## cordic
module cordic (
    input clk,
    input rst_n,
    input start,
    input [15:0] angle,
    output reg [15:0] cos,
    output reg [15:0] sin
);
    reg [15:0] sampled_angle;
    reg [15:0] inner_angle;
    reg working;
    reg [3:0] state;
    wire [15:0] ei_radian;
    wire [15:0] tanei;
    wire [15:0] new_inner_angle;
    wire [15:0] new_sin;
    wire [15:0] new_cos;
    wire neg;
    always@(posedge clk or negedge rst_n) begin
        if (!rst_n == 1'b1) begin
            sampled_angle <= 16'b0;
        end
        else begin
            if (start == 1'b1) begin
                sampled_angle <= angle;
            end
            else begin
                sampled_angle <= sampled_angle;
            end
        end
    end
    always@(posedge clk or negedge rst_n) begin
        if (!rst_n == 1'b1) begin
            inner_angle <= 16'b0;
        end
        else begin
            if (start == 1'b1) begin
  ...
Settings: LEC_CHECK=0, CAP_MARGIN=30, CORE_ASPECT_RATIO=1.45, CORE_MARGIN=2, CORE_UTILIZATION=40, GPL_ROUTABILITY_DRIVEN=0, GPL_TIMING_DRIVEN=0, HOLD_SLACK_MARGIN=0.11, MAX_ROUTING_LAYER=met4, MIN_ROUTING_LAYER=met2, SLEW_MARGIN=20; clock period 16.0 ns.
run.sh (not shown) runs the stock make flow with config.mk's settings and CLKGATE_MAP_FILE=.
The starting point completed with no timing, DRC or antenna violations.
==> next run, changes <==
Settings changed: CAP_MARGIN 30 to 20, CORE_ASPECT_RATIO 1.45 to 0.5, CTS_CLUSTER_DIAMETER set to 317, CTS_CLUSTER_SIZE set to 99, GPL_ROUTABILITY_DRIVEN 0 to unset, GPL_TIMING_DRIVEN 0 to unset, HOLD_SLACK_MARGIN 0.11 to unset, MAX_ROUTING_LAYER met4 to unset, MIN_ROUTING_LAYER met2 to unset, TNS_END_PERCENT set to 10.
What happened: The changed run finished with timing, DRC and antenna clean; worst setup slack gets better by 190 ps; cell count falls by 5.1%; global-route usage falls by 23 points; non-clock buffer count falls by 132; total power is lower by 15%; final area falls by 4.7%; sequential cell count stays the same; hold slack gets better by 3.4 ps; combinational power is lower by 21%; first-iteration DRC count goes down by 88%; synthesized cell count stays the same.
==> next run, changes <==
Settings changed: CAP_MARGIN 20 to 35, CORE_ASPECT_RATIO 0.5 to 1.45, CTS_CLUSTER_DIAMETER 317 to unset, CTS_CLUSTER_SIZE 99 to unset, GPL_ROUTABILITY_DRIVEN set to 0, GPL_TIMING_DRIVEN set to 0, HOLD_SLACK_MARGIN set to 0.11, MAX_ROUTING_LAYER set to met4, MIN_ROUTING_LAYER set to met2, SETUP_SLACK_MARGIN set to 2.44, TNS_END_PERCENT 10 to unset.
Outcome: The changed run passed the timing, DRC and antenna checks; flip-flop count stays the same; die area is about the same; maximum frequency goes up by a few percent; sequential power decreases by roughly a tenth; combinational power went up by well over a third; synthesized area does not change; cell area climbs by roughly a tenth; routed wire length is higher by well over a third; total power increases by a quarter to a third; setup slack gains 370 ps; via count grows by well over a third.

========
== build 16 ==
The RTL this note starts from:
==> flow/design.v <==
module fa(
    input a,
    input b,
    input cin,
    output s,
    output cout
);
    assign s = a ^ b  ^ cin;
    assign cout = (a & b) ^ (cin & (a ^ b));
endmodule
module ha(
    input a,
    input b,
    output s,
    output cout
);
    assign s = a ^ b;
    assign cout = a & b;
endmodule
module basic_unit_ha_and(
    input in_x,
    input in_a,
    input in_b,
    output s,
    output cout
);
    wire in_y;
    assign in_y = in_a & in_b;
    assign s = in_x ^ in_y;
    assign cout = in_x & in_y;
endmodule
module basic_unit_fa_and(
    input in_x,
    input in_a,
    input in_b,
    input cin,
    output s,
    output cout
);
    wire in_y;
    assign in_y = in_a & in_b;
    assign s = in_x ^ in_y ^ cin;
    assign cout = (in_x & in_y) ^ (cin & (in_x ^ in_y));
endmodule
module adder_16bit(
    input   [15:0] a,
    input   [15:0] b,
    output  [15:0] out
);
    wire [15:0] s;
    wire [15:0] cout;
    ha i_ha_0 (.a(a[0]), .b(b[0]), .s(s[0]), .cout(cout[0]));
    generate 
        genvar i_adder;
        for(i_adder=1; i_adder<16; i_adder=i_adder+1) begin: adder_for_bits
            fa i_fa (.a(a[i_adder]), .b(b[i_adder]), .cin(cout[i_adder-1]), .s(s[i_adder]), .cout(cout[i_adder]));
        end
    endgenerate
    assign out[15:0] = s[15:0];
endmodule
module lut(
    input [3:0] index,
    output reg [15:0] ei_radian,
    output reg [15:0] tanei
);
    always@(*)
    begin
        case(index)
        4'b0000: begin
            ei_radian = 16'b0000000000000000;
            tanei = 16'h0000;
        end
        4'b0001: begin
            ei_radian = 16'b0110010010000111;
            tanei = 16'h8000;
        end
        4'b0010: begin
            ei_radian = 16'b0011101101011000;
            tanei = 16'h4000;
        end
        4'b0011: begin
            ei_radian = 16'b0001111101011011;
            tanei = 16'h2000;
        end
        4'b0100: begin
            ei_radian = 16'b0000111111101010;
            tanei = 16'h1000;
        end
        4'b0101: begin
            ei_radian = 16'b0000011111111101;
            tanei = 16'h0800;
        end
        4'b0110: begin
            ei_radian = 16'b0000001111111111;
            tanei = 16'h0400;
        end
        4'b0111: begin
            ei_radian = 16'b0000000111111111;
            tanei = 16'h0200;
        end
        4'b1000: begin
            ei_radian = 16'b0000000011111111;
            tanei = 16'h0100;
        end
        4'b1001: begin
            ei_radian = 16'b0000000001111111;
            tanei = 16'h0080;
        end
        4'b1010: begin
            ei_radian = 16'b0000000000111111;
            tanei = 16'h0040;
        end
        4'b1011: begin
            ei_radian = 16'b0000000000011111;
            tanei = 16'h0020;
        end
        4'b1100: begin
            ei_radian = 16'b0000000000001111;
            tanei = 16'h0010;
        end
        4'b1101: begin
            ei_radian = 16'b0000000000000111;
            tanei = 16'h0008;
        end
        4'b1110: begin
            ei_radian = 16'b0000000000000011;
            tanei = 16'h0004;
        end
        4'b1110: begin
            ei_radian = 16'b0000000000000001;
            tanei = 16'h0002;
        end
        default: begin
            ei_radian = 16'b0000000000000000;
            tanei = 16'h0000;
        end
        endcase
    end
endmodule
module add_or_sub_unit(
    input neg,
    input [15:0] ei_radian,
    input [15:0] inner_angle,
    output [15:0] new_inner_angle
);
    wire [15:0] signed_ei_radian;
    assign signed_ei_radian = neg ? {{~{ei_radian}+1}} : ei_radian;
    adder_16bit i_adder_16b_0 (.a(signed_ei_radian), .b(inner_angle), .out(new_inner_angle));
endmodule
module unsigned_unit_first_line(
    input [15:0] in_a,
    input  in_b,
    output [15:0] s
);
    generate
        genvar i_and;
        for(i_and=0;i_and<16;i_and=i_and+1) begin: unsigned_unit_second_line_generate
            assign s[i_and] = in_a[i_and] & in_b;
        end
    endgenerate
endmodule
module unsigned_unit_second_line(
    input [15:0] in_x,
    input [15:0] in_a,
    input  in_b,
    output [15:0] s,
    output [15:0] cout
);
    generate
        genvar i_buh;
        for(i_buh=0;i_buh<16;i_buh=i_buh+1) begin: unsigned_unit_second_line_generate
            basic_unit_ha_and   i_buha  (.in_x(in_x[i_buh]), .in_a(in_a[i_buh]), .in_b(in_b), .s(s[i_buh]), .cout(cout[i_buh]));
        end
    endgenerate
endmodule
module unsigned_unit_line(
    input [15:0] in_x,
    input [15:0] in_a,
    input  in_b,
    input [15:0] cin,
    output [15:0] s,
    output [15:0] cout
);
    generate
        genvar i_buf;
        for(i_buf=0;i_buf<16;i_buf=i_buf+1) begin: unsigned_unit_second_line_generate
            basic_unit_fa_and   i_bufa  (.in_x(in_x[i_buf]), .in_a(in_a[i_buf]), .in_b(in_b), .cin(cin[i_buf]), .s(s[i_buf]), .cout(cout[i_buf]));
        end
    endgenerate
endmodule
module multiply_and_add_unit(
    input [15:0] in,
    input [15:0] a,
    input [15:0] b,
    input neg,
    output [15:0] out
);
    wire [15:0] s_line [15:0];
    wire [15:0] cout_line [15:1];
    unsigned_unit_first_line    i_bul_0 (.in_a(a), .in_b(b[0]), .s(s_line[0]));
    unsigned_unit_second_line   i_bul_1 (.in_x({1'b0, s_line[0][15:1]}), .in_a(a), .in_b(b[1]), .s(s_line[1]), .cout(cout_line[1]));
    unsigned_unit_line          i_bul_2 (.in_x({1'b0, s_line[1][15:1]}), .in_a(a), .in_b(b[2]), .cin(cout_line[1]), .s(s_line[2]), .cout(cout_line[2]));
    generate
        genvar i_bul_mac;
        for(i_bul_mac=2;i_bul_mac<16;i_bul_mac=i_bul_mac+1) begin: unsigned_unit_line_generate
            unsigned_unit_line  i_bul_mac_unit (.in_x({1'b0, s_line[i_bul_mac-1][15:1]}), .in_a(a), .in_b(b[i_bul_mac]), .cin(cout_line[i_bul_mac-1]), .s(s_line[i_bul_mac]), .cout(cout_line[i_bul_mac]));
        end
    endgenerate
    wire [31:0] product_32b;
    generate
        genvar i_s;
        for(i_s=0;i_s<16;i_s=i_s+1) begin: unsigned_output_low_generate
            assign product_32b[i_s] = s_line[i_s][0];
        end
    endgenerate
    adder_16bit i_adder_16b_0 (.a({s_line[15][15:0]}), .b(cout_line[15]), .out(product_32b[31:16]));
    wire [15:0] pos_or_neg;
    assign pos_or_neg = neg ? {{~{product_32b[31:16]}+1}} : {product_32b[31:16]};
    adder_16bit i_adder_16b_1 (.a(in), .b(pos_or_neg), .out(out));
endmodule
module cordic (
    input clk,
    input rst_n,
    input start,
    input [15:0] angle,
    output reg [15:0] cos,
    output reg [15:0] sin
);
    reg [15:0] sampled_angle;
    reg [15:0] inner_angle;
    reg working;
    reg [3:0] state;
    wire [15:0] ei_radian;
    wire [15:0] tanei;
    wire [15:0] new_inner_angle;
    wire [15:0] new_sin;
    wire [15:0] new_cos;
    wire neg;
    always@(posedge clk or negedge rst_n) begin
        if (!rst_n == 1'b1) begin
            sampled_angle <= 16'b0;
        end
        else begin
            if (start == 1'b1) begin
                sampled_angle <= angle;
            end
            else begin
                sampled_angle <= sampled_angle;
            end
        end
    end
    always@(posedge clk or negedge rst_n) begin
        if (!rst_n == 1'b1) begin
            inner_angle <= 16'b0;
        end
        else begin
            if (start == 1'b1) begin
                inner_angle <= 16'b0;
            end
            else begin
                inner_angle <= new_inner_angle;
            end
        end
    end
    always@(posedge clk or negedge rst_n) begin
        if (!rst_n == 1'b1) begin
            working <= 1'b0;
        end
        else begin
            if (start == 1'b1) begin
                working <= 1'b1;
            end
            else begin
                if (state == 4'b1111) begin
                    working <= 1'b0;
                end
                else begin
                    working <= working;
                end
            end
        end
    end
    always@(posedge clk or negedge rst_n) begin
        if (!rst_n == 1'b1) begin
            state <= 4'b0;
        end
        else begin
            if (start == 1'b1) begin
                state <= 4'b0;
            end
            else begin
                if (working == 1'b0) begin
                    state <= 4'b0;
                end
                else begin
                    state <= state + 1;
                end
            end
        end
    end
    always@(posedge clk or negedge rst_n) begin
        if (!rst_n == 1'b1) begin
            sin <= 16'b0;
        end
        else begin
            if (start == 1'b1) begin
                sin <= 16'b0;
            end
            else begin
                if (working == 1'b0) begin
                    sin <= sin;
                end
                else begin
                    sin <= new_sin;
                end
            end
        end
    end
    always@(posedge clk or negedge rst_n) begin
        if (!rst_n == 1'b1) begin
            cos <= 16'b0;
        end
        else begin
            if (start == 1'b1) begin
                cos <= 16'b0100110110111010;
            end
            else begin
                if (working == 1'b0) begin
                    cos <= cos;
                end
                else begin
                    cos <= new_cos;
                end
            end
        end
    end
    lut i_lut_0 (.index(state), .ei_radian(ei_radian),  .tanei(tanei));
    assign neg = (inner_angle <= sampled_angle) ? 0 : 1;
    add_or_sub_unit i_aoru (.neg(neg), .ei_radian(ei_radian), .inner_angle(inner_angle), .new_inner_angle(new_inner_angle));
    multiply_and_add_unit i_mac_cos (.in(cos), .a(tanei), .b(sin), .neg(~neg), .out(new_cos));
    multiply_and_add_unit i_mac_sin (.in(sin), .a(tanei), .b(cos), .neg(neg), .out(new_sin));
endmodule
clock: 16.0 ns
lec_check: 0
cap_margin: 30
core_margin: 2
core_utilization: 40
gpl_routability_driven: 0
gpl_timing_driven: 1
hold_slack_margin: 0.11
max_routing_layer: met4
slew_margin: 20
The final layout from build 16, which completed every stage, passed the timing, DRC and antenna checks at the end of the flow.
[inputs] build 36 vs build 16
- a deleted HOLD_SLACK_MARGIN that had been 0.11
- a change of GPL_TIMING_DRIVEN from 1 to 0
- a change of CAP_MARGIN from 30 to 20
==> comparison <==
Build 36 against build 16: area of the die neither gained nor lost much; maximum frequency fell 1.7%; number of cells traversed by the worst hold path picked up an extra 1; worst hold margin went up 0.058 ns.
From build 16 to build 36 the numbers moved as follows: setup slack of the critical path after layout went down 0.26 ns; critical path's largest stage delay +0.04 ns; detailed-routed wire length on met2 up 24%.
[inputs] build 90 vs build 36
- removing GPL_ROUTABILITY_DRIVEN (formerly 0)
- removing GPL_TIMING_DRIVEN (formerly 0)
- removing MAX_ROUTING_LAYER (formerly met4)
- changing the clock period (ns, I/O delays scaled along) from 16.0 to 18.9
==> results <==
Build 90 finished every step from synthesis to the final layout, and the layout passed the timing, DRC and antenna checks. Of build 90 and build 36, the run reporting the lower combinational power was build 90. Build 90 against build 36: non-clock buffer count moved down; number of antenna diodes moved down; total standard cell area after synthesis level; wire length moved down. Going from build 36 to build 90, post-synthesis to final-layout area growth shrinks by 6.1 points. Filler-free cell count of the finished design: build 90 < build 36. Row final period utilization: build 90 lower / build 36 higher.
> inputs changed (build 90 -> build 45)
- a change of CORE_UTILIZATION from 40 to 69
- an added ABC_AREA of 1
- a change of the clock period (ns, I/O delays scaled along) from 18.9 to 20.4
==> comparison <==
Between build 90 and build 45, the global-route usage is higher for build 45. Build 45 vs build 90, post-detailed-placement cell area went down by 1200 µm². A highest-delay cell along the critical path of sky130_fd_sc_hd__clkinv_1 is what build 45 shows, while sky130_fd_sc_hd__dfrtp_1 belongs to build 90. From build 90 to build 45 the numbers moved as follows: number of ordinary inverters in the final layout climbed 121; half-perimeter wire length after placement climbed about 1.2%; met3 wirelength from detailed routing climbed 120%; clock power dropped about 6%; routed wire length dropped about 1.9%.
diff inputs: build 45 => build 32
- CTS_CLUSTER_DIAMETER now 364, previously not set
- CTS_CLUSTER_SIZE now 100, previously not set
- CORE_UTILIZATION now 72, was 69
- the clock period (ns, I/O delays scaled along) now 11.7, was 20.4
Results
- Build 32: all stages done; final checks FAILED (negative setup slack).
- Compared build 45 against build 32; area of all sequential standard cells within noise.
- Relative to build 45, build 32 improves smallest hold slack.
- Build 32 has fill cell instance count of the final layout below what build 45 had.
Power is estimated from default activity; no workload was simulated.
